==> v27: inputs <==
==> flow/design.v <==
module top_level(f1,f2,p,in_1,in_2,out,clk,clk2);
input [7:0]in_1, in_2;
input clk;
input clk2;
input [15:0]p;   
input [15:0]f1,f2;  
output [15:0]out;
wire [15:0]a,b;
wire [15:0]r1,r2,r3,r4,r5;
convert inst_1(.float(a), .int8(in_1), .clk(clk));  
convert inst_2(.float(b), .int8(in_2), .clk(clk));
mult inst_3(.B(f1), .C(r1), .A(a), .clk(clk));   
mult inst_4(.B(f2), .C(r2), .A(b), .clk(clk));
main_adder inst_5 (.AA(r1), .BB(r2),.clk(clk), .R_add(r3)); 
mux inst_6(.in1(r4), .in2(p), .sel(clk2), .out(r5));  
main_adder inst_7 (.AA(r3), .BB(r5),.clk(clk), .R_add(r4));  
assign out=r4;
endmodule
module convert( float, int8,clk);
input clk;
output [15:0] float;
input [7:0] int8;
reg [4:0] exp;
reg [9:0] mantissa;
integer i;
always @(negedge clk)
begin
if(int8 != 8'b0) 
begin
for(i = 0; i < 8; i = i + 1)
    if(int8[i]) 
      exp = i;
      if(exp < 10)
      mantissa = int8 << (10 - exp);
      else
      mantissa = int8;
      exp = exp + 15;
 end
else begin
 mantissa=0;
exp=0;
    end
end
assign float = {1'b0, exp, mantissa};
endmodule
module mult(B,C, A, clk);
input  [15:0]A;
input clk;
input [15:0]B;
output reg    [15:0]C;
wire          [5:0]e;   
wire           [21:0]m;  
wire            [10:0]A_m;     
wire            [10:0]B_m;     
reg           [4:0]C_e;  
wire            C_sign;  
reg           [9:0]C_m;  
assign C_sign=(A[15]^B[15]); 
assign e[5:0]=(A[14:10]+B[14:10]-4'b1111); 
assign A_m[10:0]={1'b1, A[9:0]};
assign B_m[10:0]={1'b1, B[9:0]};
assign m[21:0]=(A_m[10:0])*(B_m[10:0]);   
always@(posedge clk)
begin
if (A==0)   
  begin
  C<=16'b0;
  end
else begin
    if (m[21]==1'b1) 
    begin
    C_m=m[20:11];
    C_e=e[4:0]+m[21];
    C<={C_sign,C_e[4:0],C_m[9:0]};
    end 
    else begin
    C_m=m[19:10];
    C_e=e[4:0]+m[21];
    C<={C_sign,C_e[4:0],C_m[9:0]};
    end
end
end
endmodule
module main_adder (AA, BB,clk, R_add);
input [15:0] AA, BB; 
input clk;             
output  [15:0] R_add;                
wire [14:0]temp_Sum_M_C; 
wire [13:0]temp_Sub_M_C, temp_lza_count_reg;
wire [15:0]temp_L, temp_S;
compare_adder inst_1  (.C_L(temp_L), .C_S(temp_S), .A(AA), .B(BB),.clk(clk));  
shift_adder inst_2    ( temp_sign, temp_Sum_M_C, temp_Sub_M_C, temp_lza_count_reg, temp_L, temp_S,clk);
adder inst_3          (R_add, temp_L, temp_S, temp_sign, temp_Sum_M_C, temp_Sub_M_C, temp_lza_count_reg,clk );
endmodule
module compare_adder (C_L, C_S, A, B,clk);
input [15:0] A, B;
input clk;
output reg[15:0] C_L, C_S;
always@ (posedge clk)
if (A[14:0]>=B[14:0])
 begin
C_L<=A[15:0]; C_S<=B[15:0];
 end
 else begin
C_L<=B[15:0]; C_S<=A[15:0];
 end
endmodule
module shift_adder ( sign, Sum_M_C, Sub_M_C, lza_count_reg,L, S,clk);
input [15:0] L, S;  
input clk;             
output reg sign;                       
reg [13:0] M_C_L, M_C_S;        
reg [13:0]M_C_Lnew, M_C_Snew;   
output  reg[14:0] Sum_M_C;             
output  reg[13:0] Sub_M_C;            
reg [13:0] Sub_M_CS;                     
output reg [13:0] lza_count_reg;                
reg [4:0] count; 
always@ (*)
begin
M_C_L[13:0]={1'b1, L[9:0], 3'b000};                      
M_C_S[13:0]={1'b1, S[9:0], 3'b000};
sign=L[15];                                              
M_C_Snew[13:0]=M_C_S[13:0]>>(L[14:10]-S[14:10]);         
M_C_Lnew[13:0]=M_C_L[13:0];                              
Sum_M_C[14:0]=M_C_Lnew[13:0]+ M_C_Snew[13:0];            
Sub_M_C[13:0]=M_C_Lnew[13:0]- M_C_Snew[13:0];            
begin 
lza_count_reg=14;                                            
for( count=0; count<14; count=count+1 ) 
if( Sub_M_C[ count ] ) 
lza_count_reg=13-count; 
end 
end
endmodule
module adder(R_add, L, S, sign, Sum_M_C, Sub_M_C,lza_count_reg,clk );
input clk;
input [15:0] L, S;               
input sign;                       
input [14:0] Sum_M_C;             
input [13:0] Sub_M_C;            
reg [13:0] Sub_M_CS;                     
input [13:0] lza_count_reg;                
output reg [15:0] R_add;                
always @(posedge clk)
begin
if (L==0 &  S==0)
  begin
  R_add<=16'b0;
  end
  else begin
if (L[15]^S[15]==0)            
 begin
R_add[15]<=sign;                      
R_add[14:10]<=L[14:10]+Sum_M_C[14];   
 if (Sum_M_C[14]==1)
 begin
 R_add[9:0]<=Sum_M_C[13:4];
 end 
 else begin
 R_add[9:0]<=Sum_M_C[12:3];             
 end
 end 
 else begin                         
R_add[15]<=sign;
R_add[14:10]<=L[14:10]-lza_count_reg;
Sub_M_CS[13:0]=(Sub_M_C[13:0]<<lza_count_reg);
R_add[9:0]<=Sub_M_CS[12:3];          
end
end
end
endmodule
module mux(in1, in2, sel, out);  
input [15:0]in1,in2;
input sel;
output reg [15:0]out;
 always @ (*)  
 begin : MUX        
   if (sel == 1'b0) begin
      out = in1;
   end else begin
       out = in2 ;
   end
end
endmodule  
==> flow/run.sh <==
#!/bin/bash
# the make line also repeats each setting of config.mk as NAME=value (left out here)
make -C /OpenROAD-flow-scripts/flow DESIGN_CONFIG=/design/flow/config.mk WORK_HOME=/design/flow/orfs CLKGATE_MAP_FILE= finish
==> flow/config.mk <==
export PLATFORM = sky130hd
export DESIGN_NAME = top_level
export DESIGN_NICKNAME = top_level
export VERILOG_FILES = /design/flow/design.v
export SDC_FILE = /design/flow/constraint.sdc
export NUM_CORES = 4
export LEC_CHECK = 0
export ABC_AREA = 1
export CAP_MARGIN = 20
export CORE_MARGIN = 2
export CORE_UTILIZATION = 71
export CTS_CLUSTER_DIAMETER = 357
export CTS_CLUSTER_SIZE = 98
export PLACE_DENSITY = 0.42
export SETUP_SLACK_MARGIN = 4.35
export SLEW_MARGIN = 20
==> flow/constraint.sdc <==
create_clock -name core_clock -period 18.2 [get_ports {clk}]
set_input_delay 3.6400 -clock core_clock [delete_from_list [all_inputs] [get_ports {clk}]]
set_output_delay 3.6400 -clock core_clock [all_outputs]
set_load 0.01 [all_outputs]
==> inputs of v34, as changes to v27 <==
- CORE_UTILIZATION: 71 -> 72
- CTS_CLUSTER_DIAMETER: 357 -> 209
- CTS_CLUSTER_SIZE: 98 -> 96
- PLACE_DENSITY: 0.42 -> 0.36
- SETUP_SLACK_MARGIN: 4.35 -> unset
- TNS_END_PERCENT: unset -> 5
==> flow/constraint.sdc (replaced) <==
create_clock -name core_clock -period 7.4 [get_ports {clk}]
set_input_delay 1.4800 -clock core_clock [delete_from_list [all_inputs] [get_ports {clk}]]
set_output_delay 1.4800 -clock core_clock [all_outputs]
set_load 0.01 [all_outputs]
==> inputs of v9, as changes to v27 <==
- CTS_CLUSTER_DIAMETER: 357 -> unset
- CTS_CLUSTER_SIZE: 98 -> unset
- SETUP_SLACK_MARGIN: 4.35 -> unset
==> inputs of v2, as changes to v27 <==
- CORE_UTILIZATION: 71 -> 72
- CTS_CLUSTER_DIAMETER: 357 -> 225
- CTS_CLUSTER_SIZE: 98 -> 72
- PLACE_DENSITY: 0.42 -> unset
- PLACE_DENSITY_LB_ADDON: unset -> 0.28
- SETUP_SLACK_MARGIN: 4.35 -> unset
==> flow/constraint.sdc (replaced) <==
create_clock -name core_clock -period 10.6 [get_ports {clk}]
set_input_delay 2.1200 -clock core_clock [delete_from_list [all_inputs] [get_ports {clk}]]
set_output_delay 2.1200 -clock core_clock [all_outputs]
set_load 0.01 [all_outputs]
==> notes.md <==
Implementation results.

The run stopped with a tool error. The run ended at global routing (5_1_grt). The tool reported: "[ERROR GRT-0232] Routing congestion too high. Check the congestion heatmap in the GUI".

The total global routing overflow is between 700 and 800. The chip occupies 29100 sq um. The worst slack after detailed placement is 2150 ps. In this run the post-CTS setup repair buffer count came out at between 100 and 150. The global routing report lists met3 layer usage as between 70% and 80%.
Source of the figures above: v27

==> notes.md <==
Implementation results.

The flow ran to the end and the layout has no timing, DRC or antenna violations. Per the repair_timing log after CTS, setup buffers inserted total 0. In this run the full chip footprint comes out at 29100 sq um. The amount of wire on met3 after detailed routing is 3810 um.

The global route stage reports its total congestion overflow as 0. The worst slack after detailed placement is 1590 ps. The top-area cell type share of the netlist area is around 17%. The clock buffer count in the final layout is 19.
Source of the figures above: v9

==> notes.md <==
Implementation results.

The die area is 28700 sq um. The end-of-flow timing check tallies setup violations at 35. The setup fix buffers added after clock tree synthesis is 29.

The checks that failed were setup timing. The run finished, with violations left. Setup slack on the critical path of the routed design comes to -4270 ps.
Source of the figures above: v34

==> notes.md <==
Implementation results.

In the post-route analysis, the smallest setup slack over all paths is -1430 ps. Before CTS, the worst setup slack after placement is -985 ps. The number of combinational gates with multiple inputs is 2002. The run finished, with violations left. The checks that failed were setup timing. Setup violations remaining at the end of the flow were counted as 30.
Source of the figures above: v2

